// axi4_dut
module axi4_dut 
   (
    input wire ACLK,
    input wire ARESETn,
    input wire [4-1:0] MEM_AWID,
    input wire [32-1:0] MEM_AWADDR,
    input wire [8-1:0] MEM_AWLEN,
    input wire [3-1:0] MEM_AWSIZE,
    input wire [2-1:0] MEM_AWBURST,
    input wire [1-1:0] MEM_AWLOCK,
    input wire [4-1:0] MEM_AWCACHE,
    input wire [3-1:0] MEM_AWPROT,
    input wire [4-1:0] MEM_AWQOS,
    input wire MEM_AWVALID,
    output wire MEM_AWREADY,
    input wire [32-1:0] MEM_WDATA,
    input wire [(32/8)-1:0] MEM_WSTRB,
    input wire MEM_WLAST,
    input wire MEM_WVALID,
    output wire MEM_WREADY,
    output wire [4-1:0] MEM_BID,
    output wire [2-1:0] MEM_BRESP,
    output wire MEM_BVALID,
    input wire MEM_BREADY,
    input wire [4-1:0] MEM_ARID,
    input wire [32-1:0] MEM_ARADDR,
    input wire [8-1:0] MEM_ARLEN,
    input wire [3-1:0] MEM_ARSIZE,
    input wire [2-1:0] MEM_ARBURST,
    input wire [1-1:0] MEM_ARLOCK,
    input wire [4-1:0] MEM_ARCACHE,
    input wire [3-1:0] MEM_ARPROT,
    input wire [4-1:0] MEM_ARQOS,
    input wire MEM_ARVALID,
    output wire MEM_ARREADY,
    output wire [4-1:0] MEM_RID,
    output wire [32-1:0] MEM_RDATA,
    output wire [2-1:0] MEM_RRESP,
    output wire MEM_RLAST,
    output wire MEM_RVALID,
    input wire MEM_RREADY
);
Size in the first run: roughly 7200 cells after synthesis, roughly 3400 flip-flops, roughly 130000 µm² of cells after synthesis.
make LEC_CHECK=0 ABC_AREA=0 CAP_MARGIN=20 CORE_ASPECT_RATIO=0.98 CORE_MARGIN=2 CORE_UTILIZATION=72 CTS_CLUSTER_SIZE=98 GPL_ROUTABILITY_DRIVEN=0 GPL_TIMING_DRIVEN=1 HOLD_SLACK_MARGIN=0.29 MIN_ROUTING_LAYER=met1 PLACE_DENSITY_LB_ADDON=0.0 SETUP_SLACK_MARGIN=1.12 SLEW_MARGIN=20 TNS_END_PERCENT=35 finish   # period 3.91 ns
run.sh (not shown) runs the stock make flow with config.mk's settings and CLKGATE_MAP_FILE=.
The first run completed, yet does not pass: setup timing.
Next try:
ABC_AREA = not set   (was 0)
CORE_ASPECT_RATIO = not set   (was 0.98)
CTS_CLUSTER_SIZE = not set   (was 98)
GPL_ROUTABILITY_DRIVEN = not set   (was 0)
GPL_TIMING_DRIVEN = not set   (was 1)
HOLD_SLACK_MARGIN = not set   (was 0.29)
MIN_ROUTING_LAYER = not set   (was met1)
PLACE_DENSITY_LB_ADDON = not set   (was 0.0)
SETUP_SLACK_MARGIN = -0.25   (was 1.12)
TNS_END_PERCENT = not set   (was 35)
clock period = 3.8 ns   (was 3.91 ns; I/O delays follow)
What happened: The new run completed, yet does not pass: setup timing; routed wire length came out higher by 2.7%; final cell count grows by 1.9%; global-route usage climbs by 1.1 points; design area went up by 0.34%; first-iteration DRC count rose by 8.5%; worst setup slack got worse by 280 ps; clock skew drops by 11 ps; synthesized area does not change; count of clock-buffer cells in the layout falls by 4.
Next try:
CTS_CLUSTER_DIAMETER = 28   (was not set)
CTS_CLUSTER_SIZE = 13   (was not set)
PLACE_DENSITY_LB_ADDON = 0.19   (was not set)
SETUP_SLACK_MARGIN = 1.1   (was -0.25)
clock period = 4.25 ns   (was 3.8 ns; I/O delays follow)
What happened: This time the run aborted during global routing (5_1_grt). Die size does not change. Area after synthesis stays the same. Synthesized cell count stays the same.
Next try:
CORE_UTILIZATION = 67   (was 72)
CTS_CLUSTER_DIAMETER = not set   (was 28)
CTS_CLUSTER_SIZE = not set   (was 13)
PLACE_DENSITY_LB_ADDON = not set   (was 0.19)
SETUP_SLACK_MARGIN = not set   (was 1.1)
clock period = 6.75 ns   (was 4.25 ns; I/O delays follow)
=>
- The changed run ran to the end with no violations
- die size rose by about 7%
- area after synthesis is unchanged
- synthesized cell count stays the same

Setup of harbor:
axi4_dut again, from the RTL that the note above started with.
make LEC_CHECK=0 CAP_MARGIN=20 CORE_MARGIN=2 CORE_UTILIZATION=72 CTS_CLUSTER_DIAMETER=28 CTS_CLUSTER_SIZE=15 MAX_ROUTING_LAYER=met4 PLACE_DENSITY=0.38 SETUP_SLACK_MARGIN=1.05 SLEW_MARGIN=20 finish   # period 4.25 ns
The log for harbor ends in clock tree synthesis (4_1_cts) with error DPL-0033, so the run never completed.
## Diff of input files: juniper against harbor
- clearing MAX_ROUTING_LAYER, which used to be met4
- clearing CTS_CLUSTER_DIAMETER, which used to be 28
- swapping 0.38 for 0.6 in PLACE_DENSITY
- swapping 72 for 68 in CORE_UTILIZATION
- clearing CTS_CLUSTER_SIZE, which used to be 15
- clearing SETUP_SLACK_MARGIN, which used to be 1.05
- swapping 4.25 for 3.94 in the clock period (ns, I/O delays scaled along)
--- outcome ---
harbor -> juniper: post-place instance area increased slightly. Compared with harbor, in juniper quantity of I/O buffers inserted on ports roughly the same; pre-CTS worst setup slack decreased by 0.24 ns relative to the old numbers; placeable core area picked up an extra 5.5%. harbor → juniper: synthesized instance count has remained practically unchanged, post-synthesis cell count from yosys has remained practically unchanged, final weighted congestion in routability-driven placement has increased, starting density of the core has decreased. In juniper the implementation ran to completion but is not tape-out ready, as the final checks report setup timing. Lower area enclosed by the die boundary was reported by harbor, not juniper. Of harbor and juniper, the higher horizontal extent of the die belongs to juniper. Re portion of the post-synthesis area used by sequential elements: no difference whatsoever between harbor and juniper.
Input changes introduced in lagoon (baseline for comparison: juniper):
- ABC_AREA now 1, previously not set
- CTS_CLUSTER_DIAMETER now 348, previously not set
- CORE_UTILIZATION now 72, was 68
Notes after the runs:
- lagoon: flow complete, layout not clean; failing: hold timing, setup timing
- Higher cell depth of the worst setup path goes to lagoon over juniper.
- Re final worst-path setup slack: juniper was lower than lagoon.
- lagoon vs juniper — reported sequential group power dropped by a little under 10%
- Going from juniper to lagoon, the area growth from synthesis to layout was found to have gone down by 4.6 points.
- Summary of lagoon over juniper: total power increased about 7%, combinational share of cell area increased 2.1 points, first-pass iteration count of the detailed router decreased 1, final design area excluding fillers increased 3.2%.
- Between lagoon and juniper, it is lagoon whose via count of the first global-routing pass is higher, by 43%.

axi4_dut again, from the RTL that the note above started with.
clock: 3.93 ns
lec_check: 0
cap_margin: 15
core_margin: 2
core_utilization: 70
cts_cluster_diameter: 28
cts_cluster_size: 36
place_density: 0.6
setup_slack_margin: 1.03
slew_margin: 20
The starting point finished but fails on negative setup slack.
Edit:
Settings changed: CTS_CLUSTER_DIAMETER 28 to unset, CTS_CLUSTER_SIZE 36 to 29.
Result:
- The changed run completed and failed the layout checks on negative setup slack
- worst setup slack is better by 0.61 ns
- via count is lower by about a fifth
- non-clock buffer count is higher by 45
- clock power is lower by well over a third
- cell area is lower by a few percent
- total power is lower by about a fifth
- area after synthesis stays the same
- core utilization is lower by 5.2 points
- routed wire length is lower by a quarter to a third
Edit:
Settings changed: CORE_UTILIZATION 70 to 72, CTS_CLUSTER_DIAMETER set to 28, CTS_CLUSTER_SIZE 29 to 43.
Effect:
- With this change the flow ended with an error in 5_1_grt on GRT-0232
- synthesized cell count does not change
- synthesized area stays the same
- die size came out lower by 2.8%
Edit:
Settings changed: CAP_MARGIN 15 to 20, CORE_UTILIZATION 72 to 40, CTS_CLUSTER_DIAMETER 28 to unset, CTS_CLUSTER_SIZE 43 to unset, SETUP_SLACK_MARGIN 1.03 to unset.
Clock period 3.93 ns to 10.0 ns, I/O delays scaled along.
What happened: This time the run completed with no timing, DRC or antenna violations. Die area increases by 79%. Synthesized area is unchanged. Synthesized cell count is unchanged.
Edit:
Settings changed: ABC_AREA set to 1, CORE_UTILIZATION 40 to 59.
Clock period 10.0 ns to 5.6 ns, I/O delays scaled along.
Worst setup slack loses 2.9 ns; design area is higher by 4.8%; utilization increases by 20 points; routed wire length rises by about 18%; critical path depth increases by 2.

Setup of main:
axi4_dut again, from the RTL that the note above started with.
==> flow/config.mk <==
export PLATFORM = sky130hd
export DESIGN_NAME = axi4_dut
export DESIGN_NICKNAME = axi4_dut
export VERILOG_FILES = /design/flow/design.v
export SDC_FILE = /design/flow/constraint.sdc
export NUM_CORES = 4
export LEC_CHECK = 0
export ABC_AREA = 1
export CAP_MARGIN = 15
export CELL_PAD_IN_SITES_DETAIL_PLACEMENT = 1
export CELL_PAD_IN_SITES_GLOBAL_PLACEMENT = 2
export CORE_MARGIN = 2
export CORE_UTILIZATION = 69
export CTS_CLUSTER_SIZE = 97
export GPL_ROUTABILITY_DRIVEN = 0
export GPL_TIMING_DRIVEN = 1
export HOLD_SLACK_MARGIN = 0.03
export MIN_ROUTING_LAYER = met2
export PLACE_DENSITY = 0.6
export SETUP_SLACK_MARGIN = 0.85
export SLEW_MARGIN = 25
export TNS_END_PERCENT = 25
==> flow/constraint.sdc <==
create_clock -name core_clock -period 6.54 [get_ports {ACLK}]
set_input_delay 1.3080 -clock core_clock [delete_from_list [all_inputs] [get_ports {ACLK}]]
set_output_delay 1.3080 -clock core_clock [all_outputs]
set_load 0.01 [all_outputs]
FAIL main @ 3_1_place_gp_skip_io: tool exited with error
For the feature branch, these inputs were changed with respect to main:
Settings: removing CELL_PAD_IN_SITES_GLOBAL_PLACEMENT (formerly 2); removing SETUP_SLACK_MARGIN (formerly 0.85); removing MIN_ROUTING_LAYER (formerly met2); changing CAP_MARGIN from 15 to 20; removing CTS_CLUSTER_SIZE (formerly 97); removing GPL_TIMING_DRIVEN (formerly 1); removing GPL_ROUTABILITY_DRIVEN (formerly 0); changing CORE_UTILIZATION from 69 to 64; changing TNS_END_PERCENT from 25 to 10; removing HOLD_SLACK_MARGIN (formerly 0.03); changing SLEW_MARGIN from 25 to 20; removing CELL_PAD_IN_SITES_DETAIL_PLACEMENT (formerly 1); changing the clock period (ns, I/O delays scaled along) from 6.54 to 7.56.
Notes after the runs:
As far as summed instance area of the synthesized netlist goes, the feature branch and main are indistinguishable; the numbers are identical. The feature branch -> main: chip area estimate from yosys synthesis delta 0, exact match. The feature branch ran to completion and came out clean on the timing, design-rule and antenna checks. The lower row count came out of main. Of the feature branch and main, the feature branch shows the higher die outline area, with main below it.

Starting RTL as in the previous note.
export LEC_CHECK = 0
export ABC_AREA = 0
export CAP_MARGIN = 20
export CORE_ASPECT_RATIO = 0.98
export CORE_MARGIN = 2
export CORE_UTILIZATION = 72
export CTS_CLUSTER_DIAMETER = 397
export CTS_CLUSTER_SIZE = 17
export GPL_ROUTABILITY_DRIVEN = 0
export GPL_TIMING_DRIVEN = 1
export HOLD_SLACK_MARGIN = -0.07
export MIN_ROUTING_LAYER = met1
export PLACE_DENSITY_LB_ADDON = 0.0
export SETUP_SLACK_MARGIN = 1.12
export SLEW_MARGIN = 20
export TNS_END_PERCENT = 35
create_clock -name core_clock -period 3.91 [get_ports {ACLK}]
The starting point finished with setup timing left.
Rerun with:
Settings changed: CORE_ASPECT_RATIO 0.98 to 0.87, CTS_CLUSTER_DIAMETER 397 to 191, PLACE_DENSITY set to 0.71, PLACE_DENSITY_LB_ADDON 0.0 to not set, SETUP_SLACK_MARGIN 1.12 to -0.01.
Clock period 3.91 ns to 3.87 ns, I/O delays scaled along.
After rerunning:
- The new run finished but failed the layout checks on setup timing
- sequential share of layout area went down by 0.82 points
- synthesized area stays the same
- non-clock buffer count went up by 164
- die size barely changes
- hold slack barely changes
- via count went up by 2.5%
- combinational power went up by about 9%
- power went up by 4.1%
Rerun with:
Settings changed: ABC_AREA 0 to not set, CORE_ASPECT_RATIO 0.87 to not set, CTS_CLUSTER_DIAMETER 191 to 28, CTS_CLUSTER_SIZE 17 to not set, GPL_ROUTABILITY_DRIVEN 0 to not set, GPL_TIMING_DRIVEN 1 to not set, HOLD_SLACK_MARGIN -0.07 to not set, MIN_ROUTING_LAYER met1 to not set, PLACE_DENSITY 0.71 to not set, SETUP_SLACK_MARGIN -0.01 to 0.51, TNS_END_PERCENT 35 to not set.
Clock period 3.87 ns to 4.25 ns, I/O delays scaled along.
With this change the flow completed and failed the layout checks on capacitance limit, slew limit, setup timing.
Total power rises by about 15%.
Global-route usage rises by 10 points.
Clock-buffer cell count rises by 413.
Hold slack loses 0.0030 ns.
Routed wire length rises by about 30%.
Via count rises by 15%.
Final area rises by about 6.4%.
Core utilization rises by 5.2 points.
Combinational power falls by about 10%.
Critical path depth falls by 2.
Rerun with:
Settings changed: CTS_CLUSTER_SIZE set to 15, MAX_ROUTING_LAYER set to met4, PLACE_DENSITY_LB_ADDON set to 0.19.
After rerunning: This time the run aborted during global routing (5_1_grt) with ODB-0269. Die area stays the same. Synthesized area stays the same. Synthesized cell count stays the same.

Starting RTL as in the previous note.
==> flow/config.mk <==
export PLATFORM = sky130hd
export DESIGN_NAME = axi4_dut
export DESIGN_NICKNAME = axi4_dut
export VERILOG_FILES = /design/flow/design.v
export SDC_FILE = /design/flow/constraint.sdc
export NUM_CORES = 4
export LEC_CHECK = 0
export ABC_AREA = 0
export CAP_MARGIN = 20
export CORE_ASPECT_RATIO = 0.98
export CORE_MARGIN = 2
export CORE_UTILIZATION = 72
export CTS_CLUSTER_SIZE = 37
export GPL_ROUTABILITY_DRIVEN = 0
export GPL_TIMING_DRIVEN = 1
export HOLD_SLACK_MARGIN = -0.07
export MIN_ROUTING_LAYER = met1
export PLACE_DENSITY_LB_ADDON = 0.0
export SETUP_SLACK_MARGIN = 1.12
export SLEW_MARGIN = 20
export TNS_END_PERCENT = 35
==> flow/constraint.sdc <==
create_clock -name core_clock -period 3.91 [get_ports {ACLK}]
set_input_delay 0.7820 -clock core_clock [delete_from_list [all_inputs] [get_ports {ACLK}]]
set_output_delay 0.7820 -clock core_clock [all_outputs]
set_load 0.01 [all_outputs]
The starting point completed and failed the layout checks on setup timing.
Then changed:
--- a/flow/config.mk
+++ b/flow/config.mk
@@ -18,2 +18,2 @@
-export PLACE_DENSITY_LB_ADDON = 0.0
-export SETUP_SLACK_MARGIN = 1.12
+export PLACE_DENSITY = 0.71
+export SETUP_SLACK_MARGIN = -0.19
=> The changed run finished but failed the layout checks on setup timing. Register-to-register slack got worse by 190 ps. Synthesized cell count does not change. Area after synthesis does not change.
Then changed:
--- a/flow/config.mk
+++ b/flow/config.mk
@@ -10 +10 @@
-export CORE_ASPECT_RATIO = 0.98
+export CORE_ASPECT_RATIO = 0.52
@@ -12 +12 @@
-export CORE_UTILIZATION = 72
+export CORE_UTILIZATION = 65
@@ -14 +14 @@
-export GPL_ROUTABILITY_DRIVEN = 0
+export GPL_ROUTABILITY_DRIVEN = 1
@@ -16,0 +17 @@
+export MAX_ROUTING_LAYER = met4
@@ -18,2 +19 @@
-export PLACE_DENSITY = 0.71
-export SETUP_SLACK_MARGIN = -0.19
+export SETUP_SLACK_MARGIN = 0.64
==> flow/constraint.sdc (replaced) <==
create_clock -name core_clock -period 4.63 [get_ports {ACLK}]
set_input_delay 0.9260 -clock core_clock [delete_from_list [all_inputs] [get_ports {ACLK}]]
set_output_delay 0.9260 -clock core_clock [all_outputs]
set_load 0.01 [all_outputs]
Effect:
- This time the run finished clean
- worst hold slack gets worse by 350 ps
- maximum frequency went up by 3.5%
- final cell count rose by 0.58%
- wire length drops by 8.0%
- non-clock buffer count decreases by 144
- count of clock-buffer cells in the layout fell by 50
- core utilization fell by 9.5 points
- via count fell by 5.4%
Then changed:
==> flow/config.mk (replaced) <==
export PLATFORM = sky130hd
export DESIGN_NAME = axi4_dut
export DESIGN_NICKNAME = axi4_dut
export VERILOG_FILES = /design/flow/design.v
export SDC_FILE = /design/flow/constraint.sdc
export NUM_CORES = 4
export LEC_CHECK = 0
export CAP_MARGIN = 20
export CORE_MARGIN = 2
export CORE_UTILIZATION = 40
export PLACE_DENSITY = 0.6
export SLEW_MARGIN = 20
==> flow/constraint.sdc (replaced) <==
create_clock -name core_clock -period 6.84 [get_ports {ACLK}]
set_input_delay 1.3680 -clock core_clock [delete_from_list [all_inputs] [get_ports {ACLK}]]
set_output_delay 1.3680 -clock core_clock [all_outputs]
set_load 0.01 [all_outputs]
Wire length drops by about 7%.
Non-clock buffer count falls by 312.
Core utilization drops by 30 points.
Combinational power fell by 44%.
Global-route usage came out lower by 17 points.
Clock-buffer cell count climbs by 63.
Die size rises by about 60%.
Worst hold slack gets better by 350 ps.
Area after synthesis stays the same.
Setup slack is better by 500 ps.
No activity file was given, so power comes from the tool's default toggle rates.
